===== flow/run.sh =====
#!/bin/bash
# the make line also repeats each setting of config.mk as NAME=value (left out here)
make -C /OpenROAD-flow-scripts/flow DESIGN_CONFIG=/design/flow/config.mk WORK_HOME=/design/flow/orfs CLKGATE_MAP_FILE= finish

===== flow/config.mk =====
export PLATFORM = sky130hd
export DESIGN_NAME = audio_core
export DESIGN_NICKNAME = audio_core
export VERILOG_FILES = /design/flow/design.v
export SDC_FILE = /design/flow/constraint.sdc
export NUM_CORES = 4
export LEC_CHECK = 0
export CAP_MARGIN = 20
export CORE_MARGIN = 2
export CORE_UTILIZATION = 61
export MAX_ROUTING_LAYER = met4
export SETUP_SLACK_MARGIN = -0.52
export SLEW_MARGIN = 20

===== flow/constraint.sdc =====
create_clock -name core_clock -period 6.94 [get_ports {clk}]
set_input_delay 1.3880 -clock core_clock [delete_from_list [all_inputs] [get_ports {clk}]]
set_output_delay 1.3880 -clock core_clock [all_outputs]
set_load 0.01 [all_outputs]

===== flow/design.v =====
`timescale 1ns / 1ps
module bpm_from_interval(
    input [31:0] counter, 			   
	 input wire [7:0] default_bpm,   
    output wire [7:0] counted_bpm   
    );
	assign counted_bpm = (counter < 32'd23529 ) ? 254 :  
								(counter < 32'd23622 ) ? 253 :  
								(counter < 32'd23715 ) ? 252 :  
								(counter < 32'd23809 ) ? 251 : 
								(counter < 32'd23904 ) ? 250 :
								(counter < 32'd24000 ) ? 249 :
								(counter < 32'd24096 ) ? 248 :
								(counter < 32'd24193 ) ? 247 :
								(counter < 32'd24291 ) ? 246 :
								(counter < 32'd24390 ) ? 245 :
								(counter < 32'd24489 ) ? 244 :
								(counter < 32'd24590 ) ? 243 :
								(counter < 32'd24691 ) ? 242 :
								(counter < 32'd24793 ) ? 241 :
								(counter < 32'd24896 ) ? 240 :
								(counter < 32'd25000 ) ? 239 :
								(counter < 32'd25104 ) ? 238 :
								(counter < 32'd25210 ) ? 237 :
								(counter < 32'd25316 ) ? 236 :
								(counter < 32'd25423 ) ? 235 :
								(counter < 32'd25531 ) ? 234 :
								(counter < 32'd25641 ) ? 233 :
								(counter < 32'd25751 ) ? 232 :
								(counter < 32'd25862 ) ? 231 :
								(counter < 32'd25974 ) ? 230 :
								(counter < 32'd26086 ) ? 229 :
								(counter < 32'd26200 ) ? 228 :
								(counter < 32'd26315 ) ? 227 :
								(counter < 32'd26431 ) ? 226 :
								(counter < 32'd26548 ) ? 225 :
								(counter < 32'd26666 ) ? 224 :
								(counter < 32'd26785 ) ? 223 :
								(counter < 32'd26905 ) ? 222 :
								(counter < 32'd27027 ) ? 221 :
								(counter < 32'd27149 ) ? 220 :
								(counter < 32'd27272 ) ? 219 :
								(counter < 32'd27397 ) ? 218 :
								(counter < 32'd27522 ) ? 217 :
								(counter < 32'd27649 ) ? 216 :
								(counter < 32'd27777 ) ? 215 :
								(counter < 32'd27906 ) ? 214 :
								(counter < 32'd28037 ) ? 213 :
								(counter < 32'd28169 ) ? 212 :
								(counter < 32'd28301 ) ? 211 :
								(counter < 32'd28436 ) ? 210 :
								(counter < 32'd28571 ) ? 209 :
								(counter < 32'd28708 ) ? 208 :
								(counter < 32'd28846 ) ? 207 :
								(counter < 32'd28985 ) ? 206 :
								(counter < 32'd29126 ) ? 205 :
								(counter < 32'd29268 ) ? 204 :
								(counter < 32'd29411 ) ? 203 :
								(counter < 32'd29556 ) ? 202 :
								(counter < 32'd29702 ) ? 201 :
								(counter < 32'd29850 ) ? 200 :
								(counter < 32'd30000 ) ? 199 :
								(counter < 32'd30150 ) ? 198 :
								(counter < 32'd30303 ) ? 197 :
								(counter < 32'd30456 ) ? 196 :
								(counter < 32'd30612 ) ? 195 :
								(counter < 32'd30769 ) ? 194 :
								(counter < 32'd30927 ) ? 193 :
								(counter < 32'd31088 ) ? 192 :
								(counter < 32'd31250 ) ? 191 :
								(counter < 32'd31413 ) ? 190 :
								(counter < 32'd31578 ) ? 189 :
								(counter < 32'd31746 ) ? 188 :
								(counter < 32'd31914 ) ? 187 :
								(counter < 32'd32085 ) ? 186 :
								(counter < 32'd32258 ) ? 185 :
								(counter < 32'd32432 ) ? 184 :
								(counter < 32'd32608 ) ? 183 :
								(counter < 32'd32786 ) ? 182 :
								(counter < 32'd32967 ) ? 181 :
								(counter < 32'd33149 ) ? 180 :
								(counter < 32'd33333 ) ? 179 :
								(counter < 32'd33519 ) ? 178 :
								(counter < 32'd33707 ) ? 177 :
								(counter < 32'd33898 ) ? 176 :
								(counter < 32'd34090 ) ? 175 :
								(counter < 32'd34285 ) ? 174 :
								(counter < 32'd34482 ) ? 173 :
								(counter < 32'd34682 ) ? 172 :
								(counter < 32'd34883 ) ? 171 :
								(counter < 32'd35087 ) ? 170 :
								(counter < 32'd35294 ) ? 169 :
								(counter < 32'd35502 ) ? 168 :
								(counter < 32'd35714 ) ? 167 :
								(counter < 32'd35928 ) ? 166 :
								(counter < 32'd36144 ) ? 165 :
								(counter < 32'd36363 ) ? 164 :
								(counter < 32'd36585 ) ? 163 :
								(counter < 32'd36809 ) ? 162 :
								(counter < 32'd37037 ) ? 161 :
								(counter < 32'd37267 ) ? 160 :
								(counter < 32'd37500 ) ? 159 :
								(counter < 32'd37735 ) ? 158 :
								(counter < 32'd37974 ) ? 157 :
								(counter < 32'd38216 ) ? 156 :
								(counter < 32'd38461 ) ? 155 :
								(counter < 32'd38709 ) ? 154 :
								(counter < 32'd38961 ) ? 153 :
								(counter < 32'd39215 ) ? 152 :
								(counter < 32'd39473 ) ? 151 :
								(counter < 32'd39735 ) ? 150 :
								(counter < 32'd40000 ) ? 149 :
								(counter < 32'd40268 ) ? 148 :
								(counter < 32'd40540 ) ? 147 :
								(counter < 32'd40816 ) ? 146 :
								(counter < 32'd41095 ) ? 145 :
								(counter < 32'd41379 ) ? 144 :
								(counter < 32'd41666 ) ? 143 :
								(counter < 32'd41958 ) ? 142 :
								(counter < 32'd42253 ) ? 141 :
								(counter < 32'd42553 ) ? 140 :
								(counter < 32'd42857 ) ? 139 :
								(counter < 32'd43165 ) ? 138 :
								(counter < 32'd43478 ) ? 137 :
								(counter < 32'd43795 ) ? 136 :
								(counter < 32'd44117 ) ? 135 :
								(counter < 32'd44444 ) ? 134 :
								(counter < 32'd44776 ) ? 133 :
								(counter < 32'd45112 ) ? 132 :
								(counter < 32'd45454 ) ? 131 :
								(counter < 32'd45801 ) ? 130 :
								(counter < 32'd46153 ) ? 129 :
								(counter < 32'd46511 ) ? 128 :
								(counter < 32'd46875 ) ? 127 :
								(counter < 32'd47244 ) ? 126 :
								(counter < 32'd47619 ) ? 125 :
								(counter < 32'd48000 ) ? 124 :
								(counter < 32'd48387 ) ? 123 :
								(counter < 32'd48780 ) ? 122 :
								(counter < 32'd49180 ) ? 121 :
								(counter < 32'd49586 ) ? 120 :
								(counter < 32'd50000 ) ? 119 :
								(counter < 32'd50420 ) ? 118 :
								(counter < 32'd50847 ) ? 117 :
								(counter < 32'd51282 ) ? 116 :
								(counter < 32'd51724 ) ? 115 :
								(counter < 32'd52173 ) ? 114 :
								(counter < 32'd52631 ) ? 113 :
								(counter < 32'd53097 ) ? 112 :
								(counter < 32'd53571 ) ? 111 :
								(counter < 32'd54054 ) ? 110 :
								(counter < 32'd54545 ) ? 109 :
								(counter < 32'd55045 ) ? 108 :
								(counter < 32'd55555 ) ? 107 :
								(counter < 32'd56074 ) ? 106 :
								(counter < 32'd56603 ) ? 105 :
								(counter < 32'd57142 ) ? 104 :
								(counter < 32'd57692 ) ? 103 :
								(counter < 32'd58252 ) ? 102 :
								(counter < 32'd58823 ) ? 101 :
								(counter < 32'd59405 ) ? 100 :
								(counter < 32'd60000 ) ? 99 :
								(counter < 32'd60606 ) ? 98 :
								(counter < 32'd61224 ) ? 97 :
								(counter < 32'd61855 ) ? 96 :
								(counter < 32'd62500 ) ? 95 :
								(counter < 32'd63157 ) ? 94 :
								(counter < 32'd63829 ) ? 93 :
								(counter < 32'd64516 ) ? 92 :
								(counter < 32'd65217 ) ? 91 :
								(counter < 32'd65934 ) ? 90 :
								(counter < 32'd66666 ) ? 89 :
								(counter < 32'd67415 ) ? 88 :
								(counter < 32'd68181 ) ? 87 :
								(counter < 32'd68965 ) ? 86 :
								(counter < 32'd69767 ) ? 85 :
								(counter < 32'd70588 ) ? 84 :
								(counter < 32'd71428 ) ? 83 :
								(counter < 32'd72289 ) ? 82 :
								(counter < 32'd73170 ) ? 81 :
								(counter < 32'd74074 ) ? 80 :
								(counter < 32'd75000 ) ? 79 :
								(counter < 32'd75949 ) ? 78 :
								(counter < 32'd76923 ) ? 77 :
								(counter < 32'd77922 ) ? 76 :
								(counter < 32'd78947 ) ? 75 :
								(counter < 32'd80000 ) ? 74 :
								(counter < 32'd81081 ) ? 73 :
								(counter < 32'd82191 ) ? 72 :
								(counter < 32'd83333 ) ? 71 :
								(counter < 32'd84507 ) ? 70 :
								(counter < 32'd85714 ) ? 69 :
								(counter < 32'd86956 ) ? 68 :
								(counter < 32'd88235 ) ? 67 :
								(counter < 32'd89552 ) ? 66 :
								(counter < 32'd90909 ) ? 65 :
								(counter < 32'd92307 ) ? 64 :
								(counter < 32'd93750 ) ? 63 :
								(counter < 32'd95238 ) ? 62 :
								(counter < 32'd96774 ) ? 61 :
								(counter < 32'd98360 ) ? 60 :
								(counter < 32'd100000 ) ? 59 :
								(counter < 32'd101694 ) ? 58 :
								(counter < 32'd103448 ) ? 57 :
								(counter < 32'd105263 ) ? 56 :
								(counter < 32'd107142 ) ? 55 :
								(counter < 32'd109090 ) ? 54 :
								(counter < 32'd111111 ) ? 53 :
								(counter < 32'd113207 ) ? 52 :
								(counter < 32'd115384 ) ? 51 :
								(counter < 32'd117647 ) ? 50 :
								(counter < 32'd120000 ) ? 49 :
								(counter < 32'd122448 ) ? 48 :
								(counter < 32'd125000 ) ? 47 :
								(counter < 32'd127659 ) ? 46 :
								(counter < 32'd130434 ) ? 45 :
								(counter < 32'd133333 ) ? 44 :
								(counter < 32'd136363 ) ? 43 :
								(counter < 32'd139534 ) ? 42 :
								(counter < 32'd142857 ) ? 41 :
								(counter < 32'd146341 ) ? 40 :
								(counter < 32'd150000 ) ? 39 :
								(counter < 32'd153846 ) ? 38 :
								(counter < 32'd157894 ) ? 37 :
								(counter < 32'd162162 ) ? 36 :
								(counter < 32'd166666 ) ? 35 :
								(counter < 32'd171428 ) ? 34 :
								(counter < 32'd176470 ) ? 33 :
								(counter < 32'd181818 ) ? 32 :
								(counter < 32'd187500 ) ? 31 :
								(counter < 32'd193548 ) ? 30 : default_bpm;
endmodule
`timescale 1ns / 1ps
module bpmcalculator(
	 input wire clk,  		 	 	  
	 input wire rst,  		 	 	  
	 input wire tick,  		 	 	  
    input wire beat, 				  
	 input wire [7:0] default_bpm,  
    output wire [7:0] bpm_out  	  
    );
	parameter SMALLEST_ALLOWABLE_INTERVAL = 32'd23529;
	parameter LONGEST_ALLOWABLE_INTERVAL = 32'd200000;
	parameter STARTING_BPM = 8'd80; 
	reg [31:0] counter; 
	wire [7:0] counted_bpm; 
	reg [7:0] buffer[0:3]; 
	reg [1:0] oldest_index; 
	reg [9:0] bpm_sum; 
	reg prev_beat; 
	assign bpm_out = bpm_sum[9:2]; 
	bpm_from_interval bfi (
    .counter(counter), 
    .default_bpm(default_bpm), 
    .counted_bpm(counted_bpm)
    );
	always @(posedge clk) begin 
		if (rst) begin 
		bpm_sum <= STARTING_BPM*4; 
		buffer[0] <= STARTING_BPM; 
		buffer[1] <= STARTING_BPM; 
		buffer[2] <= STARTING_BPM; 
		buffer[3] <= STARTING_BPM; 
		counter <= 0; 
		oldest_index <= 0; 
		prev_beat <= 0; 
		end else if (!tick) begin 
		end else if ((counter > LONGEST_ALLOWABLE_INTERVAL) ||    
			 (beat && ~prev_beat && (counter >= SMALLEST_ALLOWABLE_INTERVAL)))   
		begin 
			bpm_sum <= bpm_sum + ({2'b00, counted_bpm} - {2'b00, buffer[oldest_index]}); 
			buffer[oldest_index] <= counted_bpm; 
			oldest_index <= (oldest_index == 3) ? 2'd0 : oldest_index+2'd1; 
			prev_beat <= 1; 
			counter <= 0; 
		end else begin 
			counter <= counter + 1; 
			prev_beat <= beat; 
		end 
	end
endmodule
`timescale 1ns / 1ps
module beatmaker(
	 input clk,
	 input rst,
    input signed [15:0] accel,
    output reg beat
    );
	reg signed [15:0] prev_accel; 
	always @(posedge clk) begin 
		if (rst) begin
			beat <= 0; 
			prev_accel <= 0; 
		end else if ( (accel > 10000 && prev_accel < 10000) || (accel < 10000 && prev_accel > 10000) ) begin
			beat <= ~beat;
			prev_accel <= accel;
		end else begin
			prev_accel <= accel;
		end
	end
endmodule
module BPM_lut(lookup, scaler);
	input [7:0] lookup;
	output [19:0] scaler;
	assign scaler =(lookup == 8'd1)   ? 10000 :
						(lookup == 8'd2)   ? 5000  :
						(lookup == 8'd3)   ? 3333  :
						(lookup == 8'd4)   ? 2500  :
						(lookup == 8'd5)   ? 2000  :
						(lookup == 8'd6)   ? 1667  :
						(lookup == 8'd7)   ? 1429  :
						(lookup == 8'd8)   ? 1250  :
						(lookup == 8'd9)   ? 1111  :
						(lookup == 8'd10)  ? 1000  :
						(lookup == 8'd11)  ? 909   :
						(lookup == 8'd12)  ? 833   : 
						(lookup == 8'd13)  ? 769   :
						(lookup == 8'd14)  ? 714   : 
						(lookup == 8'd15)  ? 667   :
						(lookup == 8'd16)  ? 625   :
						(lookup == 8'd17)  ? 588 :
						(lookup == 8'd18)  ? 556 :
						(lookup == 8'd19)  ? 526 : 
						(lookup == 8'd20)  ? 500 :
						(lookup == 8'd21)  ? 476 : 
						(lookup == 8'd22)  ? 455 :
						(lookup == 8'd23)  ? 435 :
						(lookup == 8'd24)  ? 417 :
						(lookup == 8'd25)  ? 400 :
						(lookup == 8'd26)  ? 385 :
						(lookup == 8'd27)  ? 370 :
						(lookup == 8'd28)  ? 357 :
						(lookup == 8'd29)  ? 345 :
						(lookup == 8'd30)  ? 333 : 
						(lookup == 8'd31)  ? 323 : 
						(lookup == 8'd32)  ? 313 :
						(lookup == 8'd33)  ? 303 :
						(lookup == 8'd34)  ? 294 :
						(lookup == 8'd35)  ? 286 :
						(lookup == 8'd36)  ? 278 :
						(lookup == 8'd37)  ? 270 :
						(lookup == 8'd38)  ? 263 :
						(lookup == 8'd39)  ? 256 :
						(lookup == 8'd40)  ? 250 :
						(lookup == 8'd41)  ? 244 :
						(lookup == 8'd42)  ? 238 :
						(lookup == 8'd43)  ? 233 :
						(lookup == 8'd44)  ? 227 :
						(lookup == 8'd45)  ? 222 :
						(lookup == 8'd46)  ? 217 :
						(lookup == 8'd47)  ? 213 :
						(lookup == 8'd48)  ? 208 :
						(lookup == 8'd49)  ? 204 :
						(lookup == 8'd50)  ? 200 :
						(lookup == 8'd51)  ? 196 :
						(lookup == 8'd52)  ? 192 : 
						(lookup == 8'd53)  ? 189 :
						(lookup == 8'd54)  ? 185 : 
						(lookup == 8'd55)  ? 182 :
						(lookup == 8'd56)  ? 179 :
						(lookup == 8'd57)  ? 175 : 
						(lookup == 8'd58)  ? 172 :
						(lookup == 8'd59)  ? 169 :
						(lookup == 8'd60)  ? 167 :
						(lookup == 8'd61)  ? 164 :
						(lookup == 8'd62)  ? 161 :
						(lookup == 8'd63)  ? 159 :
						(lookup == 8'd64)  ? 156 :
						(lookup == 8'd65)  ? 154 :
						(lookup == 8'd66)  ? 152 :
						(lookup == 8'd67)  ? 149 :
						(lookup == 8'd68)  ? 147 :
						(lookup == 8'd69)  ? 145 :
						(lookup == 8'd70)  ? 143 :
						(lookup == 8'd71)  ? 141 :
						(lookup == 8'd72)  ? 139 :
						(lookup == 8'd73)  ? 137 :
						(lookup == 8'd74)  ? 135 :
						(lookup == 8'd75)  ? 133 :
						(lookup == 8'd76)  ? 132 :
						(lookup == 8'd77)  ? 130 :
						(lookup == 8'd78)  ? 128 :
						(lookup == 8'd79)  ? 127 :
						(lookup == 8'd80)  ? 125 :
						(lookup == 8'd81)  ? 123 :
						(lookup == 8'd82)  ? 122 :
						(lookup == 8'd83)  ? 120 :
						(lookup == 8'd84)  ? 119 :
						(lookup == 8'd85)  ? 118 :
						(lookup == 8'd86)  ? 116 :
						(lookup == 8'd87)  ? 115 :
						(lookup == 8'd88)  ? 114 :
						(lookup == 8'd89)  ? 112 :
						(lookup == 8'd90)  ? 111 :
						(lookup == 8'd91)  ? 110 :
						(lookup == 8'd92)  ? 109 :
						(lookup == 8'd93)  ? 108 :
						(lookup == 8'd94)  ? 106 :
						(lookup == 8'd95)  ? 105 :
						(lookup == 8'd96)  ? 104 : 
						(lookup == 8'd97)  ? 103 :
						(lookup == 8'd98)  ? 102 :
						(lookup == 8'd99)  ? 101 :
						(lookup == 8'd100) ? 100 :
						(lookup == 8'd101) ? 99 : 
						(lookup == 8'd102) ? 98 :
						(lookup == 8'd103) ? 97 :
						(lookup == 8'd104) ? 96 :
						(lookup == 8'd105) ? 95 :
						(lookup == 8'd106) ? 94 :
						(lookup == 8'd107) ? 93 :
						(lookup == 8'd108) ? 93 :
						(lookup == 8'd109) ? 92 :
						(lookup == 8'd110) ? 91 :
						(lookup == 8'd111) ? 90 :
						(lookup == 8'd112) ? 89 :
						(lookup == 8'd113) ? 89 :
						(lookup == 8'd114) ? 88 :
						(lookup == 8'd115) ? 87 :
						(lookup == 8'd116) ? 86 :
						(lookup == 8'd117) ? 85 :
						(lookup == 8'd118) ? 85 :
						(lookup == 8'd119) ? 84 :
						(lookup == 8'd120) ? 83 :
						(lookup == 8'd121) ? 83 :
						(lookup == 8'd122) ? 82 :
						(lookup == 8'd123) ? 81 :
						(lookup == 8'd124) ? 81 :
						(lookup == 8'd125) ? 80 :
						(lookup == 8'd126) ? 79 :
						(lookup == 8'd127) ? 79 :
						(lookup == 8'd128) ? 78 :
						(lookup == 8'd129) ? 78 :
						(lookup == 8'd130) ? 77 :
						(lookup == 8'd131) ? 76 :
						(lookup == 8'd132) ? 76 :
						(lookup == 8'd133) ? 75 :
						(lookup == 8'd134) ? 75 :
						(lookup == 8'd135) ? 74 :
						(lookup == 8'd136) ? 74 :
						(lookup == 8'd137) ? 73 :
						(lookup == 8'd138) ? 72 :
						(lookup == 8'd139) ? 72 : 
						(lookup == 8'd140) ? 71 :
						(lookup == 8'd141) ? 71 :
						(lookup == 8'd142) ? 70 :
						(lookup == 8'd143) ? 70 :
						(lookup == 8'd144) ? 69 :
						(lookup == 8'd145) ? 69 :
						(lookup == 8'd146) ? 68 :
						(lookup == 8'd147) ? 68 :
						(lookup == 8'd148) ? 68 :
						(lookup == 8'd149) ? 67 :
						(lookup == 8'd150) ? 67 :
						(lookup == 8'd151) ? 66 :
						(lookup == 8'd152) ? 66 :
						(lookup == 8'd153) ? 65 :
						(lookup == 8'd154) ? 65 :
						(lookup == 8'd155) ? 65 :
						(lookup == 8'd156) ? 64 :
						(lookup == 8'd157) ? 64 :
						(lookup == 8'd158) ? 63 :
						(lookup == 8'd159) ? 63 :
						(lookup == 8'd160) ? 63 :
						(lookup == 8'd161) ? 62 :
						(lookup == 8'd162) ? 62 :
						(lookup == 8'd163) ? 61 :
						(lookup == 8'd164) ? 61 :
						(lookup == 8'd165) ? 61 : 
						(lookup == 8'd166) ? 60 :
						(lookup == 8'd167) ? 60 :
						(lookup == 8'd168) ? 60 :
						(lookup == 8'd169) ? 59 :
						(lookup == 8'd170) ? 59 :
						(lookup == 8'd171) ? 58 :
						(lookup == 8'd172) ? 58 :
						(lookup == 8'd173) ? 58 :
						(lookup == 8'd174) ? 57 :
						(lookup == 8'd175) ? 57 :
						(lookup == 8'd176) ? 57 :
						(lookup == 8'd177) ? 57 :
						(lookup == 8'd178) ? 56 :
						(lookup == 8'd179) ? 56 :
						(lookup == 8'd180) ? 56 :
						(lookup == 8'd181) ? 55 :
						(lookup == 8'd182) ? 55 :
						(lookup == 8'd183) ? 55 :
						(lookup == 8'd184) ? 54 :
						(lookup == 8'd185) ? 54 :
						(lookup == 8'd186) ? 54 :
						(lookup == 8'd187) ? 53 :
						(lookup == 8'd188) ? 53 :
						(lookup == 8'd189) ? 53 :
						(lookup == 8'd190) ? 53 :
						(lookup == 8'd191) ? 52 :
						(lookup == 8'd192) ? 52 :
						(lookup == 8'd193) ? 52 :
						(lookup == 8'd194) ? 52 :
						(lookup == 8'd195) ? 51 : 
						(lookup == 8'd196) ? 51 :
						(lookup == 8'd197) ? 51 :
						(lookup == 8'd198) ? 51 :
						(lookup == 8'd199) ? 50 :
						(lookup == 8'd200) ? 50 :
						(lookup == 8'd201) ? 50 :
						(lookup == 8'd202) ? 50 :
						(lookup == 8'd203) ? 49 :
						(lookup == 8'd204) ? 49 :
						(lookup == 8'd205) ? 49 :
						(lookup == 8'd206) ? 49 :
						(lookup == 8'd207) ? 48 :
						(lookup == 8'd208) ? 48 :
						(lookup == 8'd209) ? 48 :
						(lookup == 8'd210) ? 48 :
						(lookup == 8'd211) ? 47 :
						(lookup == 8'd212) ? 47 :
						(lookup == 8'd213) ? 47 :
						(lookup == 8'd214) ? 47 :
						(lookup == 8'd215) ? 47 :
						(lookup == 8'd216) ? 46 :
						(lookup == 8'd217) ? 46 :
						(lookup == 8'd218) ? 46 :
						(lookup == 8'd219) ? 46 :
						(lookup == 8'd220) ? 45 :
						(lookup == 8'd221) ? 45 : 
						(lookup == 8'd222) ? 45 :
						(lookup == 8'd223) ? 45 :
						(lookup == 8'd224) ? 45 :
						(lookup == 8'd225) ? 44 :
						(lookup == 8'd226) ? 44 :
						(lookup == 8'd227) ? 44 :
						(lookup == 8'd228) ? 44 :
						(lookup == 8'd229) ? 44 :
						(lookup == 8'd230) ? 43 :
						(lookup == 8'd231) ? 43 :
						(lookup == 8'd232) ? 43 :
						(lookup == 8'd233) ? 43 :
						(lookup == 8'd234) ? 43 :
						(lookup == 8'd235) ? 43 :
						(lookup == 8'd236) ? 42 :
						(lookup == 8'd237) ? 42 :
						(lookup == 8'd238) ? 42 :
						(lookup == 8'd239) ? 42 :
						(lookup == 8'd240) ? 42 :
						(lookup == 8'd241) ? 41 :
						(lookup == 8'd242) ? 41 :
						(lookup == 8'd243) ? 41 :
						(lookup == 8'd244) ? 41 :
						(lookup == 8'd245) ? 41 :
						(lookup == 8'd246) ? 41 :
						(lookup == 8'd247) ? 40 :
						(lookup == 8'd248) ? 40 : 
						(lookup == 8'd249) ? 40 :
						(lookup == 8'd250) ? 40 :
						(lookup == 8'd251) ? 40 :
						(lookup == 8'd252) ? 40 :
						(lookup == 8'd253) ? 40 :
						(lookup == 8'd254) ? 39 :
						(lookup == 8'd255) ? 39 :
						  20'hFFFFF;
endmodule
module BPM_prescaler(CLK, RST, TICK, BPM, slowCLK, slowRise);
	input CLK;
	input RST;
	input TICK;	 
	output slowRise;	 
	input [7:0] BPM;
	output reg slowCLK;
	wire [19:0] scaler;
	BPM_lut U1 (BPM, scaler);
	reg [19:0] counter;  
	wire [19:0] counter_inc = counter + 20'd1;
	assign slowRise = !RST && TICK && !slowCLK && (counter_inc >= scaler/2);
	always @ (posedge CLK) begin
		if (RST) begin
			counter <= 0;
			slowCLK <= 0;
		end else if (TICK) begin
		counter <= counter_inc;
		if (counter_inc >= scaler/2) begin
			counter <= 0;
			slowCLK <= ~slowCLK;
		end
		end
	end
endmodule
module  duration_lut (input [3:0] lookup, output [15:0] duration);
	parameter
		BREVE     			= 16'd48000,		 
		SEMIBREVE			= 16'd24000,		 
		DOTTED_MINIM		= 16'd18000,		 
		MINIM					= 16'd12000,		 
		DOTTED_CROTCHET	= 16'd9000,			 
		CROTCHET 			= 16'd6000,			 
		DOTTED_QUAVER 		= 16'd4500,			 
		QUAVER  				= 16'd3000,			 
		TUPLET				= 16'd2000,			 
		SEMIQUAVER			= 16'd1500,			 
		UNDEF					= 16'd1000;			 
	assign duration = (lookup == 4'd1)  ? SEMIQUAVER 	   :
						   (lookup == 4'd2)  ? TUPLET			   :
							(lookup == 4'd3)  ? QUAVER			   :
							(lookup == 4'd4)  ? DOTTED_QUAVER   :
							(lookup == 4'd5)  ? CROTCHET		   :
							(lookup == 4'd6)  ? DOTTED_CROTCHET :
							(lookup == 4'd7)  ? MINIM			   :
							(lookup == 4'd8)  ? DOTTED_MINIM	   :
							(lookup == 4'd9)  ? SEMIBREVE		   :
							(lookup == 4'd10) ? BREVE			   :
							    UNDEF			   ;
endmodule
module timing_controller (CLK, RST, TICK, BPM, MODE, NOTE, START, EN, DONE);
	input 				 CLK; 	 
	input 				 RST; 	 
	input 				 TICK; 	 
	input [1:0]		   MODE;		 
	input [3:0]			NOTE;		 
	input 			  START;     
	input [7:0] 	 	 BPM;		 
	output reg 			  EN;		 
	wire [15:0]	  DURATION;		 
	output reg 			DONE;		 
	reg [15:0] counter;
	parameter
		NORMAL   = 2'b00,
		STACCATO = 2'b01,
		SLURRED  = 2'b10,
		BPM_COMM = 2'b11;
	duration_lut dur_lut_blk (NOTE[3:0],  DURATION);
	wire slowCLK, slowRise;
	BPM_prescaler bpm_pre_blk (CLK, RST, TICK, BPM, slowCLK, slowRise);
	always @ (posedge CLK) begin
		if (RST) begin
			EN 	  <= 1;
			counter <= 0;
			DONE 	  <= 0;
		end else if (slowRise && START) begin
			DONE <= 0;
			counter <= counter + 1;
			case (MODE) 
				NORMAL  : begin if (counter <= DURATION/128*125) EN <= 1; else EN <= 0; end
				STACCATO: begin if (counter <= DURATION/128*102) EN <= 1; else EN <= 0; end
				SLURRED : begin if (counter <= DURATION)         EN <= 1; end
			endcase
			if (counter == DURATION) begin
				counter <= 0;
				DONE <= 1;
			end
		end
	end
endmodule
module sin_lut (input [5:0] lookup, output [7:0] value);
	assign value = (lookup == 6'd0)  ? 128 :
						(lookup == 6'd1)  ? 140 :
						(lookup == 6'd2)  ? 152 :
						(lookup == 6'd3)  ? 165 :
						(lookup == 6'd4)  ? 176 :
						(lookup == 6'd5)  ? 188 :
						(lookup == 6'd6)  ? 198 :
						(lookup == 6'd7)  ? 208 :
						(lookup == 6'd8)  ? 218 :
						(lookup == 6'd9)  ? 226 :
						(lookup == 6'd10) ? 234 :
						(lookup == 6'd11) ? 240 :
						(lookup == 6'd12) ? 245 :
						(lookup == 6'd13) ? 250 :
						(lookup == 6'd14) ? 253 :
						(lookup == 6'd15) ? 254 :
						(lookup == 6'd16) ? 255 :
						(lookup == 6'd17) ? 254 :
						(lookup == 6'd18) ? 253 :
						(lookup == 6'd19) ? 250 :
						(lookup == 6'd20) ? 245 :
						(lookup == 6'd21) ? 240 :
						(lookup == 6'd22) ? 234 :
						(lookup == 6'd23) ? 226 :
						(lookup == 6'd24) ? 218 :
						(lookup == 6'd25) ? 208 :
						(lookup == 6'd26) ? 198 :
						(lookup == 6'd27) ? 188 :
						(lookup == 6'd28) ? 176 : 
						(lookup == 6'd29) ? 165 : 
						(lookup == 6'd30) ? 152 :
						(lookup == 6'd31) ? 140 :
						(lookup == 6'd32) ? 128 :
						(lookup == 6'd33) ? 115 :
						(lookup == 6'd34) ? 103 :
						(lookup == 6'd35) ? 90  :
						(lookup == 6'd36) ? 79  :
						(lookup == 6'd37) ? 67  :
						(lookup == 6'd38) ? 57  : 
						(lookup == 6'd39) ? 47  :
						(lookup == 6'd40) ? 37  :
						(lookup == 6'd41) ? 29  :
						(lookup == 6'd42) ? 21  :
						(lookup == 6'd43) ? 15  :
						(lookup == 6'd44) ? 10  :
						(lookup == 6'd45) ? 5   :
						(lookup == 6'd46) ? 2   :
						(lookup == 6'd47) ? 1   :
						(lookup == 6'd48) ? 0   :
						(lookup == 6'd49) ? 1   :
						(lookup == 6'd50) ? 2   : 
						(lookup == 6'd51) ? 5   :
						(lookup == 6'd52) ? 10  :
						(lookup == 6'd53) ? 15  :
						(lookup == 6'd54) ? 21  :
						(lookup == 6'd55) ? 29  :
						(lookup == 6'd56) ? 37  :
						(lookup == 6'd57) ? 47  :
						(lookup == 6'd58) ? 57  :
						(lookup == 6'd59) ? 67  :
						(lookup == 6'd60) ? 79  : 
						(lookup == 6'd61) ? 90  : 
						(lookup == 6'd62) ? 103 :
						(lookup == 6'd63) ? 115 :
						  0  ;
endmodule
module tone_lut64 (input [5:0] tone, output [13:0] sixty_fourth_period);
	parameter
				REST= 14'd1000,	 
				C3  = 14'd11945,
				C3S = 14'd11275,
				D3  = 14'd10642,
				D3S = 14'd10045,
				E3  = 14'd9481,
				F3  = 14'd8949,
				F3S = 14'd8446,
				G3  = 14'd7972,
				G3S = 14'd7525,
				A3  = 14'd7103,
				A3S = 14'd6704,
				B3  = 14'd6328,
				C4  = 14'd5973,
				C4S = 14'd5638,
				D4  = 14'd5321,
				D4S = 14'd5022,
				E4  = 14'd4741,
				F4  = 14'd4475,
				F4S = 14'd4223,
				G4  = 14'd3986,
				G4S = 14'd3763,
				A4  = 14'd3552,
				A4S = 14'd3352,
				B4  = 14'd3164,
				C5  = 14'd2987,
				C5S = 14'd2819,
				D5  = 14'd2661,
				D5S = 14'd2511,
				E5  = 14'd2370,
				F5  = 14'd2237,
				F5S = 14'd2112,
				G5  = 14'd1993,
				G5S = 14'd1882,
				A5  = 14'd1776,
				A5S = 14'd1676,
				B5  = 14'd1582,
				C6  = 14'd1493,
				C6S = 14'd1410,
				D6  = 14'd1331,
				D6S = 14'd1256,
				E6  = 14'd1185,
				F6  = 14'd1119,
				F6S = 14'd1056,
				G6  = 14'd997,
				G6S = 14'd941,
				A6  = 14'd888,
				A6S = 14'd838,
				B6  = 14'd791;
	assign sixty_fourth_period =
										(tone == 6'd0)  ? REST:
									   (tone == 6'd1)  ? C3  :
									   (tone == 6'd2)  ? C3S :
									   (tone == 6'd3)  ? D3  :
										(tone == 6'd4)  ? D3S :
										(tone == 6'd5)  ? E3  :
										(tone == 6'd6)  ? F3  :
										(tone == 6'd7)  ? F3S :
										(tone == 6'd8)  ? G3  :
										(tone == 6'd9)  ? G3S :
										(tone == 6'd10)  ? A3  :
										(tone == 6'd11) ? A3S :
										(tone == 6'd12) ? B3  :
										(tone == 6'd13) ? C4  :
										(tone == 6'd14) ? C4S :
										(tone == 6'd15) ? D4  :
										(tone == 6'd16) ? D4S :
										(tone == 6'd17) ? E4  :
										(tone == 6'd18) ? F4  :
										(tone == 6'd19) ? F4S :
										(tone == 6'd20) ? G4  :
										(tone == 6'd21) ? G4S :
										(tone == 6'd22) ? A4  :
										(tone == 6'd23) ? A4S :
										(tone == 6'd24) ? B4  :
										(tone == 6'd25) ? C5  :
										(tone == 6'd26) ? C5S :
										(tone == 6'd27) ? D5  :
										(tone == 6'd28) ? D5S :
										(tone == 6'd29) ? E5  :
										(tone == 6'd30) ? F5  :
										(tone == 6'd31) ? F5S :
										(tone == 6'd32) ? G5  :
										(tone == 6'd33) ? G5S :
										(tone == 6'd34) ? A5  :
										(tone == 6'd35) ? A5S :
										(tone == 6'd36) ? B5  :
										(tone == 6'd37) ? C6  :
										(tone == 6'd38) ? C6S :
										(tone == 6'd39) ? D6  :
										(tone == 6'd40) ? D6S :
										(tone == 6'd41) ? E6  :
										(tone == 6'd42) ? F6  :
										(tone == 6'd43) ? F6S :
										(tone == 6'd44) ? G6  :
										(tone == 6'd45) ? G6S :
										(tone == 6'd46) ? A6  :
										(tone == 6'd47) ? A6S :
										(tone == 6'd48) ? B6  :
										   0 ;
endmodule
module pwm (input CLK, input RST, input [7:0] duty, input [3:0] VOL, output P);
	reg [11:0] counter;
	reg [11:0] latched_comp;
	assign P = (counter[11:0] < latched_comp) ? 1 : 0;
	always @ (posedge CLK) begin
		if (RST) begin
		counter <= 0;
		latched_comp <= 0;
		end else begin
		counter <= counter + 1;
		if (counter == 12'hFFF) begin
			latched_comp <= VOL*duty;
		end
		end
	end	
endmodule
module tone(CLK, RST, TONE, EN, VOL, P);
	input 				 CLK;		 
	input 				 RST;		 
	input 		[5:0] TONE; 	 
	input					  EN;		 
	input			[3:0]  VOL;		 
	output 					P;		 
	reg [5:0] lookup_value;		 
	wire [13:0] 	 period;			 
	wire [7:0] 	  duty_cmp;
	reg [13:0] 		counter;			 
	parameter TONE_MAX = 6'd48;
	pwm pwm_block (CLK, RST, duty_cmp, VOL, P);
	tone_lut64 tone_lut_block (TONE, period);
	sin_lut sin_lut_block (lookup_value, duty_cmp);
	parameter counter_max = 14'd11945;
	always @(posedge CLK) begin
		if (RST) begin
			counter <= 0;
			lookup_value <= 0;
		end else if (EN && (VOL != 4'h0) && (TONE != 6'd0 && TONE <= TONE_MAX)) begin
			counter <= counter + 1;
			if (counter > counter_max) counter <= 0;
			if (counter >= period) begin
				counter <= 14'd0;
				lookup_value <= lookup_value + 1;
			end	
		end
	end
endmodule
module byte_to_BCD(input [7:0] bin, output reg [11:0] BCD);
   reg [19:0] shift;
   integer i;
   always @(*)
   begin
      shift[19:8] = 0;
      shift[7:0] = bin;
      for (i=0; i<8; i=i+1) begin
         if (shift[11:8] >= 5)
            shift[11:8] = shift[11:8] + 3;
         if (shift[15:12] >= 5)
            shift[15:12] = shift[15:12] + 3;
         if (shift[19:16] >= 5)
            shift[19:16] = shift[19:16] + 3;
         shift = shift << 1;
      end
		BCD[11:0] = shift[19:8];
   end
endmodule
module bcdtoseg(nLT, nRBI, A3, A2, A1, A0, nBI,
				nRBO, nA, nB, nC, nD, nE, nF, nG);
	input  nLT, nRBI, A3, A2, A1, A0, nBI;
	output nRBO, nA, nB, nC, nD, nE, nF, nG;
	wire  [3:0] SEGIN;
	reg   [6:0] nSEGOUT;
	assign   SEGIN[3] = A3;
	assign   SEGIN[2] = A2;
	assign   SEGIN[1] = A1;
	assign   SEGIN[0] = A0;
	assign   nA = nSEGOUT[6];
	assign   nB = nSEGOUT[5];
	assign   nC = nSEGOUT[4];
	assign   nD = nSEGOUT[3];
	assign   nE = nSEGOUT[2];
	assign   nF = nSEGOUT[1];
	assign   nG = nSEGOUT[0];
	assign nRBO = ~(~nBI || (~nRBI && (SEGIN == 4'd0) && nLT));
	always @ (nRBO or nLT or SEGIN) begin
		if (~nRBO) begin
			nSEGOUT = ~7'b0000000; 
		end else if (~nLT) begin
			nSEGOUT = ~7'b1111111; 
		end else begin 
			case (SEGIN)
				4'd0:     nSEGOUT = ~7'b1111110; 
				4'd1:     nSEGOUT = ~7'b0110000;
				4'd2:     nSEGOUT = ~7'b1101101;
				4'd3:     nSEGOUT = ~7'b1111001;
				4'd4:     nSEGOUT = ~7'b0110011;
				4'd5:     nSEGOUT = ~7'b1011011;
				4'd6:     nSEGOUT = ~7'b1011111;
				4'd7:     nSEGOUT = ~7'b1110000;
				4'd8:     nSEGOUT = ~7'b1111111;
				4'd9:     nSEGOUT = ~7'b1111011;
				4'hF:		 nSEGOUT = ~7'b1100111;	 
				default:  nSEGOUT = ~7'b0000000;
			endcase
		end
	end
endmodule
module display(CLK, RST, BPM, PLAY, SEGA, SEGD);
	input 			CLK;		 
	input 			RST;		 
	input [7:0]		BPM;		 
	input 		  PLAY;		 
	output reg [3:0] 	SEGA; 		 
	output [7:0] 	SEGD; 		    
	wire [11:0] BCD;
	reg [3:0]			CURRENT_DIG; 
	byte_to_BCD btb_blk (BPM, BCD);
	bcdtoseg seg_disp_blk (1'b1, 1'b1, CURRENT_DIG[3], CURRENT_DIG[2], CURRENT_DIG[1], CURRENT_DIG[0], 1'b1,  
				, SEGD[7], SEGD[6], SEGD[5], SEGD[4], SEGD[3], SEGD[2], SEGD[1]);
	assign SEGD[0] = 1;
	reg [16:0] waveCount;
	wire [16:0] waveNext = waveCount + 17'd1;
	parameter
		KHZ_WAVE = 17'd100000,  
		DISP_D0  = ~4'b0001,
		DISP_D1  = ~4'b0010,
		DISP_D2  = ~4'b0100,
		DISP_D3  = ~4'b1000,
		DISP_OFF = ~4'b0000;
	always @(posedge CLK) begin
		if (RST) begin
		waveCount <= 0;
		SEGA <= ~4'h0;
		CURRENT_DIG[3:0] <= 4'h0;
		end else begin
		waveCount <= waveNext;
	if (waveNext < KHZ_WAVE/4) begin
			if (~PLAY)  begin
				SEGA <= DISP_D0;
				CURRENT_DIG <= 4'hF;
			end else begin
				SEGA <= DISP_OFF;
				CURRENT_DIG <= 4'd0;
			end
		end else if (waveNext < KHZ_WAVE/2) begin
			SEGA <= DISP_D1;
			CURRENT_DIG <= BCD[11:8];
		end else if (waveNext < KHZ_WAVE*3/4) begin
			SEGA <= DISP_D2;
			CURRENT_DIG <= BCD[7:4];
		end else if (waveNext < KHZ_WAVE)begin
			SEGA <= DISP_D3;
			CURRENT_DIG <= BCD[3:0];		
		end else 
			waveCount <= 0;
		end
	end
endmodule
`timescale 1ns / 1ps
module double_thermometer(
    input signed [15:0] accel,
    output wire [7:0] out
    );
	 assign out = 	(accel == 16'd0)     ? 8'b00011000 :
						(accel < -16'd24576) ? 8'b10000000 : 
						(accel < -16'd16384) ? 8'b01000000 : 
						(accel < -16'd8192 ) ? 8'b00100000 : 
						(accel <  16'd0    ) ? 8'b00010000 : 
						(accel <  16'd8192 ) ? 8'b00001000 : 
						(accel <  16'd16384) ? 8'b00000100 : 
						(accel <  16'd24576) ? 8'b00000010 : 8'b00000001;
endmodule
`timescale 1ns / 1ps
module audio_core(
	input clk,          
	input rst,          
	input tick,         
	input tick_1m,      
	input [15:0] accel_z,     
	input accel_valid,        
	output wire beat,   
	output [7:0] LED,   
	input PB_PLY, 	     
	input [3:0]  VOL,	  
	output P,		     
	output [3:0] SEGA,  
	output [7:0] SEGD,  
	output [7:0] BPM,   
	input [15:0] DATA,	  
	output note_req,      
	output song_end       
	);
	parameter
		NORMAL   = 2'b00,
		STACCATO = 2'b01,
		SLURRED  = 2'b10,
		BPM_COMM = 2'b11;
	reg [15:0] accel_out;        
	wire  [1:0] MODE;    
	wire  [3:0] NOTE;	   
	wire  [5:0] TONE;	   
	wire        DONE;   
	wire 	  END_SONG;
	wire 			  EN;
	reg PLAY;
	wire [7:0] DEFAULT_BPM = 8'd80;  
	reg LATCH_PB_PLY;      
	always @(posedge clk) begin
		if (rst) begin
			PLAY <= 0;
			LATCH_PB_PLY <= 0;
		end else begin
			if (PB_PLY && ~LATCH_PB_PLY)
				PLAY <= ~PLAY;
			LATCH_PB_PLY <= PB_PLY;
		end
	end
	always @ (posedge clk) begin
		if (rst)
			accel_out <= 0;
		else if (accel_valid)
			accel_out <= accel_z; 
	end
	assign MODE 	 = (DATA[15:14] == BPM_COMM) ? NORMAL :  DATA[15:14];
	assign NOTE 	 = (DATA[15:14] == BPM_COMM) ? 4'b0	 :  DATA[3:0];
	assign TONE 	 = DATA[13:8];
	assign END_SONG = PLAY && (DATA[15:14] == BPM_COMM) && (DATA[7:0] == 0);
	assign song_end = END_SONG;
	assign note_req = DONE & PLAY;
	double_thermometer LED_display (
		.accel(accel_out), 
		.out(LED)
		);
	beatmaker bm (
		 .clk(clk), 
		 .rst(rst),
		 .accel(accel_out), 
		 .beat(beat)
		 );
	bpmcalculator bpmcalc (
		.clk(clk), 
		.rst(rst),
		.tick(tick),
		.beat(beat), 
		.default_bpm(DEFAULT_BPM),
		.bpm_out(BPM)
	);
	timing_controller timing_ctrl_blk (clk, rst, tick_1m, BPM, MODE, NOTE, PLAY, EN, DONE);
	display  disp_blk (clk, rst, BPM, PLAY, SEGA, SEGD);
	tone     tone_blk (clk, rst, TONE, EN & PLAY ,VOL, P);
endmodule

==> results.py, run 1 <==
# Metrics from the implementation run
metrics = {
    "status": {
        "outcome": "finished with violations",
        "so_faults": "negative setup slack",
    },
    "worst_setup_path": {
        "reg2reg_to": "bpmcalc.bpm_sum[9]",
        "ff2ff_path_depth": 30,
        "path_depth": 26,
        "path_common_cell": "fa_1",
        "critPathSlowestCell": "fa_1",
        "endpoint_kind": "flop",
        "slowest_delay_ns": 0.55,
        "path_max_fanout": 2,
        "critPathTopFamily": "adder cells",
        "crit_end": "timing_ctrl_blk.EN",
        "cp_num_buf_inv": 5,
        "crit_required_ns": 7.38,
        "crit_start": "DATA[14]",
        "critPathLaunchType": "input port",
        "rr_startpoint": "bpmcalc.counter[6]",
        "critPathKind": "in2reg",
        "r2r_slack_ns": -0.09,
        "worstPathArrival_ns": 7.57,
    },
    "final_layout": {
        "final_core_util_pct": 71.2,
        "stdcell_area_mm2": 0.0324,
        "nets": 4448,
        "final_cell_count_no_fill": 4762,
        "synthToLayoutAreaGrowth_pct": 15.1,
    },
    "sta": {
        "hold-worst-slack_ns": 0.470,
        "setup_tns_ns": -0.351,
        "relSlewSlack_pct": 14.6,
        "setup_slack_ns": -0.193,
        "skew_ns": 0.0235,
        "finalHoldViolCount": 0,
        "worst_pin_slew_ns": 1.27,
        "finalMaxSlewViolations": 0,
        "finalClockPeriodUsage_pct": 103,
        "finalSetupViolCount": 3,
        "max_freq_mhz": 140,
        "min_period_ns": 7.13,
    },
    "drt": {
        "vias_per_cell": 7.45,
        "dr_total_vias": 35500,
        "wl_per_cell_um": 26.7,
        "first_pass_iters": 17,
        "drtAntennaViolNets": 0,
        "drcViolationCount": 0,
        "routed_wl_um": 127000,
        "drt-initial-drc-count": 7418,
    },
    "clock_tree": {
        "ctsResizeCount": 0,
        "cts_setup_buffers": 0,
        "hold_buffers": 0,
        "cts_buffer_depth": 3,
        "clk_pin_slew_ns": 0.07,
        "root_buffer": "clkbuf_16",
        "numCtsBuffers": 24,
        "cts.sinks": 229,
        "worst_skew_pair.late_latency_ns": 0.55,
        "ctsHtreeMaxLevel": 1,
        "cts_tree": "built",
    },
    "floorplan": {
        "top_level_ports": 74,
        "dieHeight_um": 219,
        "floorplan.core_util_pct": 61.8,
        "fp.coreArea_mm2": 0.0455,
        "rows": 78,
        "chipArea_mm2": 0.0478,
        "dieWidth_um": 219,
    },
    "synthesis": {
        "ys_top_cells_by_area": "dfxtp_1 14%, ha_1 9.9%, a21oi_1 6.5%",
        "yosysCellCount": 3930,
        "netlist_area_mm2": 0.0281,
        "xor_area_share_pct": 4.05,
        "logic_family": "AND-OR/OR-AND gates",
        "common_cells": "410 x nor2_1, 367 x a21oi_1, 340 x o21ai_0, 334 x nand2_1, 223 x ha_1",
        "edf_count": 32,
        "yosys.stat.seqShare_pct": 17.4,
        "synth_cell_types": 112,
        "synthAoiAreaFrac_pct": 31.1,
        "ys_ff": 229,
        "ys_chip_area_mm2": 0.0281,
        "ys_sh_mux_pct": 2.29,
        "top_area_cell": "dfxtp_1",
        "async_flop_share_pct": 0,
        "netlist.area_leader.share_pct": 14.0,
        "yosys_warnings": 10,
        "synthMostInstantiatedCell": "nor2_1",
        "postSynthAreaPerCell_um2": 7.15,
        "synth_adder_area_share_pct": 13.5,
        "simple_gate_area_share_pct": 24.7,
        "ff_type": "dfxtp_1",
        "syn_inst": 3930,
    },
    "min_path": {
        "hp-start": "tone_blk.pwm_block.counter[0]",
        "hold_depth": 1,
        "hp-class": "reg2reg",
        "holdPathEnd": "tone_blk.pwm_block.counter[0]",
    },
    "flow_run": {
        "warnings": 55,
        "max_cap_viol_count": 0,
    },
    "global_routing": {
        "antenna_found_initial": 9,
        "track_usage_pct": 52.6,
        "grt_max_degree": 94,
        "grt_pass1_wl_um": 191000,
        "grt_pass1_vias": 33400,
        "grt_overflow": 0,
    },
    "placed_design": {
        "gp_congestion": 1.34,
        "dp_hpwl_um": 91400,
        "post-place-ws_ns": -1.03,
        "io_buffers": 70,
        "place_area_mm2": 0.0315,
        "dpl.cell_count": 4707,
    },
    "power_and_ir_drop": {
        "p_int_mw": 2.66,
        "p_clk_share_pct": 32.2,
        "finalPower_mw": 3.98,
        "p_comb_mw": 1.29,
        "p_sw_mw": 1.32,
        "p_leak_nw": 13.2,
        "powerDensity_mw_per_mm2": 123,
        "seq_power_share_pct": 35.3,
        "powerClk_mw": 1.28,
        "p_sw_share_pct": 33.1,
        "seq-power_mw": 1.40,
        "ir_drop_uv": 209,
        "combPwrFrac_pct": 32.5,
        "power_leader": "registers",
    },
}
-- cell type report --
class                   instances  area, um2
clock inverters                13        101
fillers                      3487      13100
well taps                     600        751
multi-input cells            3215      21400
flip-flops and latches        229       4910
clock buffers                  31        648
inverters                     191        722
repair buffers                472       3830
diodes                         11       27.5
-- metal layers --
layer  share of wire, %  track usage [%]  vias up
li1                   -                -    14800
met5                  0                -        -
met2                 41             75.4     3383
met4                8.7             31.9        0
met3                 16             22.5     1075
met1                 35             60.6    16200
==> run 2: changes to the inputs <==
- CORE_UTILIZATION: 61 -> 68
- CTS_CLUSTER_SIZE: default -> 33
- HOLD_SLACK_MARGIN: default -> 0.3
- MAX_ROUTING_LAYER: met4 -> default
- SETUP_SLACK_MARGIN: -0.52 -> 0.56
- clock period: 6.94 -> 4.14 ns (I/O delays scaled with it)
==> results.py, run 2 <==
# Flow results
metrics = {
    "synthesis": {
        "netlist.area_leader.share_pct": 14.0,
        "syn_inst": 3930,
        "xor_area_share_pct": 4.05,
        "yosys_warnings": 10,
        "ys_top_cells_by_area": "dfxtp_1 14%, ha_1 9.9%, a21oi_1 6.5%",
        "yosys.stat.seqShare_pct": 17.4,
        "ys_chip_area_mm2": 0.0281,
        "top_area_cell": "dfxtp_1",
        "logic_family": "AND-OR/OR-AND gates",
        "yosysCellCount": 3930,
        "ff_type": "dfxtp_1",
        "simple_gate_area_share_pct": 24.7,
        "common_cells": "410 x nor2_1, 367 x a21oi_1, 340 x o21ai_0, 334 x nand2_1, 223 x ha_1",
        "netlist_area_mm2": 0.0281,
        "synthMostInstantiatedCell": "nor2_1",
        "synth_cell_types": 112,
        "synth_adder_area_share_pct": 13.5,
        "ys_ff": 229,
        "edf_count": 32,
        "synthAoiAreaFrac_pct": 31.1,
        "async_flop_share_pct": 0,
        "ys_sh_mux_pct": 2.29,
        "postSynthAreaPerCell_um2": 7.15,
    },
    "floorplan": {
        "rows": 74,
        "fp.coreArea_mm2": 0.0408,
        "dieHeight_um": 207,
        "top_level_ports": 74,
        "floorplan.core_util_pct": 68.8,
        "dieWidth_um": 207,
        "chipArea_mm2": 0.0430,
    },
    "placed_design": {
        "dp_hpwl_um": 104000,
        "place_area_mm2": 0.0376,
        "gp_congestion": 1.51,
        "io_buffers": 70,
        "post-place-ws_ns": -3.24,
    },
    "status": {
        "lastStage": "clock tree synthesis",
        "outcome": "did not finish",
        "tool.error": "[ERROR DPL-0038] Utilization greater than 100%, impossible to legalize",
    },
}
-- run 2: per-stage QoR --
step,cells,hold slack (ns)
3_5_place_dp,5376,0.466
2_1_floorplan,3931,0.425
3_3_place_gp,5376,0.436
==> run 3: changes to the inputs <==
- CORE_UTILIZATION: 68 -> 58
- CTS_CLUSTER_DIAMETER: default -> 233
- CTS_CLUSTER_SIZE: 33 -> default
- HOLD_SLACK_MARGIN: 0.3 -> default
- SETUP_SLACK_MARGIN: 0.56 -> default
- TNS_END_PERCENT: default -> 5
- clock period: 4.14 -> 6.27 ns (I/O delays scaled with it)
==> results.py, run 3 <==
# Metrics from the implementation run
metrics = {
    "min_path": {
        "hp-class": "reg2reg",
        "holdPathEnd": "tone_blk.pwm_block.counter[0]",
        "hold_depth": 1,
        "hp-start": "tone_blk.pwm_block.counter[0]",
    },
    "drt": {
        "routed_wl_um": 128000,
        "vias_per_cell": 7.20,
        "drcViolationCount": 0,
        "first_pass_iters": 22,
        "drtAntennaViolNets": 0,
        "wl_per_cell_um": 25.9,
        "dr_total_vias": 35700,
        "drt-initial-drc-count": 5599,
    },
    "power_and_ir_drop": {
        "p_int_mw": 3.21,
        "seq-power_mw": 1.55,
        "p_sw_mw": 1.57,
        "seq_power_share_pct": 32.4,
        "p_comb_mw": 1.59,
        "p_sw_share_pct": 32.8,
        "combPwrFrac_pct": 33.2,
        "powerClk_mw": 1.64,
        "ir_drop_uv": 332,
        "power_leader": "the clock network",
        "powerDensity_mw_per_mm2": 139,
        "p_leak_nw": 14.3,
        "p_clk_share_pct": 34.3,
    },
    "synthesis": {
        "ys_sh_mux_pct": 2.29,
        "edf_count": 32,
        "synthMostInstantiatedCell": "nor2_1",
        "synthAoiAreaFrac_pct": 31.1,
        "synth_adder_area_share_pct": 13.5,
        "simple_gate_area_share_pct": 24.7,
        "ys_top_cells_by_area": "dfxtp_1 14%, ha_1 9.9%, a21oi_1 6.5%",
        "yosys_warnings": 10,
        "ff_type": "dfxtp_1",
        "postSynthAreaPerCell_um2": 7.15,
        "top_area_cell": "dfxtp_1",
        "yosysCellCount": 3930,
        "netlist.area_leader.share_pct": 14.0,
        "ys_ff": 229,
        "async_flop_share_pct": 0,
        "netlist_area_mm2": 0.0281,
        "logic_family": "AND-OR/OR-AND gates",
        "syn_inst": 3930,
        "common_cells": "410 x nor2_1, 367 x a21oi_1, 340 x o21ai_0, 334 x nand2_1, 223 x ha_1",
        "ys_chip_area_mm2": 0.0281,
        "xor_area_share_pct": 4.05,
        "synth_cell_types": 112,
        "yosys.stat.seqShare_pct": 17.4,
    },
    "worst_setup_path": {
        "critPathTopFamily": "adder cells",
        "cp_num_buf_inv": 6,
        "ff2ff_path_depth": 29,
        "crit_start": "DATA[2]",
        "crit_required_ns": 6.75,
        "path_depth": 29,
        "path_max_fanout": 6,
        "slowest_delay_ns": 0.57,
        "critPathSlowestCell": "fa_1",
        "path_common_cell": "a21oi_2",
        "critPathKind": "in2reg",
        "critPathLaunchType": "input port",
        "endpoint_kind": "flop",
        "worstPathArrival_ns": 7.07,
        "rr_startpoint": "bpmcalc.counter[15]",
        "reg2reg_to": "bpmcalc.bpm_sum[9]",
        "r2r_slack_ns": -0.06,
        "crit_end": "timing_ctrl_blk.EN",
    },
    "final_layout": {
        "fill_cells": 3628,
        "nets": 4633,
        "stdcell_area_mm2": 0.0345,
        "final_core_util_pct": 72.2,
        "final_cell_count_no_fill": 4960,
        "synthToLayoutAreaGrowth_pct": 22.6,
    },
    "floorplan": {
        "dieWidth_um": 224,
        "floorplan.core_util_pct": 58.9,
        "chipArea_mm2": 0.0502,
        "top_level_ports": 74,
        "rows": 80,
        "dieHeight_um": 224,
        "fp.coreArea_mm2": 0.0477,
    },
    "sta": {
        "skew_ns": 0.0314,
        "finalMaxSlewViolations": 0,
        "finalSetupViolCount": 2,
        "finalHoldViolCount": 0,
        "setup_tns_ns": -0.385,
        "max_freq_mhz": 152,
        "worst_pin_slew_ns": 1.28,
        "setup_slack_ns": -0.321,
        "rsz0062_at_grt": "yes",
        "finalClockPeriodUsage_pct": 105,
        "min_period_ns": 6.59,
        "relSlewSlack_pct": 13.8,
    },
    "global_routing": {
        "grt_overflow": 0,
        "use_met3_pct": 19.3,
        "grtUsageMet2_pct": 71.8,
        "track_usage_pct": 48.5,
        "antenna_found_initial": 9,
        "grt_max_degree": 79,
        "met1_usage_pct": 58.6,
        "busiest_layer": "met2",
        "grt_pass1_vias": 33400,
        "grt_pass1_wl_um": 191000,
    },
    "status": {
        "so_faults": "negative setup slack",
        "outcome": "finished with violations",
    },
    "placed_design": {
        "dp_hpwl_um": 92100,
        "dpl.cell_count": 4883,
        "place_area_mm2": 0.0327,
        "gp_congestion": 1.27,
        "io_buffers": 70,
    },
    "clock_tree": {
        "cts_tree": "built",
        "root_buffer": "clkbuf_16",
        "ctsHtreeMaxLevel": 1,
        "clk_pin_slew_ns": 0.06,
        "cts.sinks": 229,
        "numCtsBuffers": 25,
        "hold_buffers": 0,
        "cts_buffer_depth": 3,
        "worst_skew_pair.late_latency_ns": 0.56,
    },
    "flow_run": {
        "warnings": 58,
        "max_cap_viol_count": 0,
    },
}
## run 3: timing repair
item	4_1_cts	5_1_grt
setup buffers	7	16
pin swaps	13	50
endpoints found under the setup margin	11	50
resized	50	151
## run 3: through the flow
step,worst slack (ns),hold WS [ns],power (mW)
finish,-0.321,0.462,4.78
global route,-0.570,0.499,4.98
CTS,-0.0454,0.464,4.51
detailed placement,-1.19,0.449,2.87
global placement,-1.02,0.436,2.81
floorplan,-0.207,0.425,2.42
## run 3: layer usage
metal / wire length, um / vias to the layer above
met5: 192 / -
met4: 11000 / 8
met3: 18900 / 971
met2: 52500 / 3160
met1: 45700 / 16300
li1: - / 15200
## run 3: final cells by class
class | instances | area [um2] | share of cell area, %
repair buffers | 656 | 5230 | 15.2
clock buffers | 28 | 647 | 1.88
diodes | 8 | 20.0 | 0.0581
multi-input cells | 3215 | 21900 | 63.6
well taps | 615 | 769 | 2.23
clock inverters | 18 | 250 | 0.726
inverters | 191 | 726 | 2.11
flip-flops and latches | 229 | 4910 | 14.3
==> run 4: changes to the inputs <==
- CORE_UTILIZATION: 58 -> 56
- CTS_CLUSTER_DIAMETER: 233 -> default
- SETUP_SLACK_MARGIN: default -> -0.61
- TNS_END_PERCENT: 5 -> default
- clock period: 6.27 -> 6.94 ns (I/O delays scaled with it)
==> results.py, run 4 <==
# Metrics from the implementation run
metrics = {
    "final_layout": {
        "final_cell_count_no_fill": 4818,
        "nets": 4438,
        "synthToLayoutAreaGrowth_pct": 15.0,
        "flop_area_mm2": 0.00491,
        "fill_cells": 4288,
        "final-comb-area_mm2": 0.0213,
    },
    "power_and_ir_drop": {
        "p_comb_mw": 1.20,
        "combPwrFrac_pct": 30.9,
        "seq_power_share_pct": 36.2,
        "finalPower_mw": 3.87,
        "powerClk_mw": 1.27,
        "p_int_mw": 2.61,
        "ir_drop_uv": 189,
        "p_clk_share_pct": 32.9,
        "p_sw_mw": 1.26,
        "seq-power_mw": 1.40,
        "powerDensity_mw_per_mm2": 120,
        "power_leader": "registers",
        "p_sw_share_pct": 32.6,
        "p_leak_nw": 13.1,
    },
    "min_path": {
        "hp-class": "reg2reg",
        "hp-start": "tone_blk.pwm_block.counter[0]",
        "holdPathEnd": "tone_blk.pwm_block.counter[0]",
        "hold_depth": 1,
    },
    "synthesis": {
        "ff_type": "dfxtp_1",
        "logic_family": "AND-OR/OR-AND gates",
        "synth_adder_area_share_pct": 13.5,
        "synthAoiAreaFrac_pct": 31.1,
        "xor_area_share_pct": 4.05,
        "netlist.area_leader.share_pct": 14.0,
        "syn_inst": 3930,
        "ys_chip_area_mm2": 0.0281,
        "yosys_warnings": 10,
        "yosysCellCount": 3930,
        "ys_ff": 229,
        "async_flop_share_pct": 0,
        "common_cells": "410 x nor2_1, 367 x a21oi_1, 340 x o21ai_0, 334 x nand2_1, 223 x ha_1",
        "postSynthAreaPerCell_um2": 7.15,
        "synthMostInstantiatedCell": "nor2_1",
        "yosys.stat.seqShare_pct": 17.4,
        "top_area_cell": "dfxtp_1",
        "simple_gate_area_share_pct": 24.7,
        "edf_count": 32,
        "ys_sh_mux_pct": 2.29,
        "synth_cell_types": 112,
        "ys_top_cells_by_area": "dfxtp_1 14%, ha_1 9.9%, a21oi_1 6.5%",
        "netlist_area_mm2": 0.0281,
    },
    "worst_setup_path": {
        "critPathKind": "reg2reg",
        "path_common_cell": "a21oi_1",
        "crit_start": "bpmcalc.counter[10]",
        "critPathSlowestCell": "or4b_2",
        "path_depth": 28,
        "crit_end": "bpmcalc.bpm_sum[9]",
        "worstPathArrival_ns": 7.71,
        "rr_startpoint": "bpmcalc.counter[10]",
        "endpoint_kind": "flop",
        "critPathTopFamily": "AND-OR/OR-AND gates",
        "critPathLaunchType": "flop",
        "ff2ff_path_depth": 28,
        "path_max_fanout": 19,
        "cp_num_buf_inv": 4,
        "slowest_delay_ns": 0.83,
        "crit_required_ns": 7.41,
        "reg2reg_to": "bpmcalc.bpm_sum[9]",
        "r2r_slack_ns": -0.30,
    },
    "drt": {
        "vias_per_cell": 7.16,
        "drt-initial-drc-count": 5387,
        "drtAntennaViolNets": 0,
        "drcViolationCount": 0,
        "routed_wl_um": 127000,
        "first_pass_iters": 12,
        "dr_total_vias": 34500,
        "wl_per_cell_um": 26.4,
    },
    "clock_tree": {
        "ctsResizeCount": 0,
        "worst_skew_pair.late_latency_ns": 0.56,
        "root_buffer": "clkbuf_16",
        "clk_pin_slew_ns": 0.07,
        "cts_buffer_depth": 3,
        "cts_tree": "built",
        "cts_setup_buffers": 0,
        "cts.sinks": 229,
        "numCtsBuffers": 24,
        "hold_buffers": 0,
        "ctsHtreeMaxLevel": 1,
    },
    "floorplan": {
        "dieHeight_um": 228,
        "floorplan.core_util_pct": 56.4,
        "rows": 82,
        "fp.coreArea_mm2": 0.0499,
        "dieWidth_um": 228,
        "chipArea_mm2": 0.0520,
        "top_level_ports": 74,
    },
    "placed_design": {
        "dpl.cell_count": 4768,
        "io_buffers": 70,
        "gp_congestion": 1.20,
        "dp_hpwl_um": 94000,
    },
    "sta": {
        "finalSetupViolCount": 3,
        "min_period_ns": 7.24,
        "setup_slack_ns": -0.298,
        "finalClockPeriodUsage_pct": 104,
        "hold-worst-slack_ns": 0.480,
        "relSlewSlack_pct": 17.4,
        "worst_pin_slew_ns": 1.21,
        "finalMaxSlewViolations": 0,
        "skew_ns": 0.0265,
        "max_freq_mhz": 138,
        "finalHoldViolCount": 0,
    },
    "status": {
        "outcome": "finished with violations",
        "so_faults": "negative setup slack",
    },
    "global_routing": {
        "grt_pass1_vias": 33000,
        "antenna_found_initial": 7,
        "track_usage_pct": 46.6,
        "grt_overflow": 0,
        "grt_max_degree": 82,
        "grt_pass1_wl_um": 192000,
    },
    "flow_run": {
        "warnings": 55,
        "max_cap_viol_count": 0,
    },
}
-- run 4: cell type report --
cell class	count	share of cell area, %
Clock inverter	15	0.379
Clock buffer	29	1.98
Antenna cell	5	0.0387
Inverter	191	2.23
Multi-Input combinational cell	3215	66.0
Sequential cell	229	15.2
Timing Repair Buffer	462	11.6
Tap cell	672	2.60
-- run 4: metrics by stage --
stage | worst slack, ns | TNS, ns | util (%) | instance area, um2
floorplan | -0.294 | -0.294 | - | 28100
global placement | -0.823 | -0.823 | 63.2 | 31500
detailed placement | -0.974 | -0.974 | 63.2 | 31500
CTS | -0.428 | -0.428 | 64.7 | 32300
global route | -0.599 | -4.67 | 64.8 | 32300
finish | -0.298 | -0.638 | 64.8 | 32300
-- run 4: routing by layer --
metal | GRT usage [%] | share of wire, % | vias to the layer above
met2 | 70.3 | 41 | 2943
met1 | 56.8 | 36 | 15900
met4 | 28.4 | 8.1 | 6
met3 | 16.4 | 15 | 842
met5 | 0 | 0.032 | -
li1 | - | - | 14800
No activity file was given, so power comes from the tool's default toggle rates.
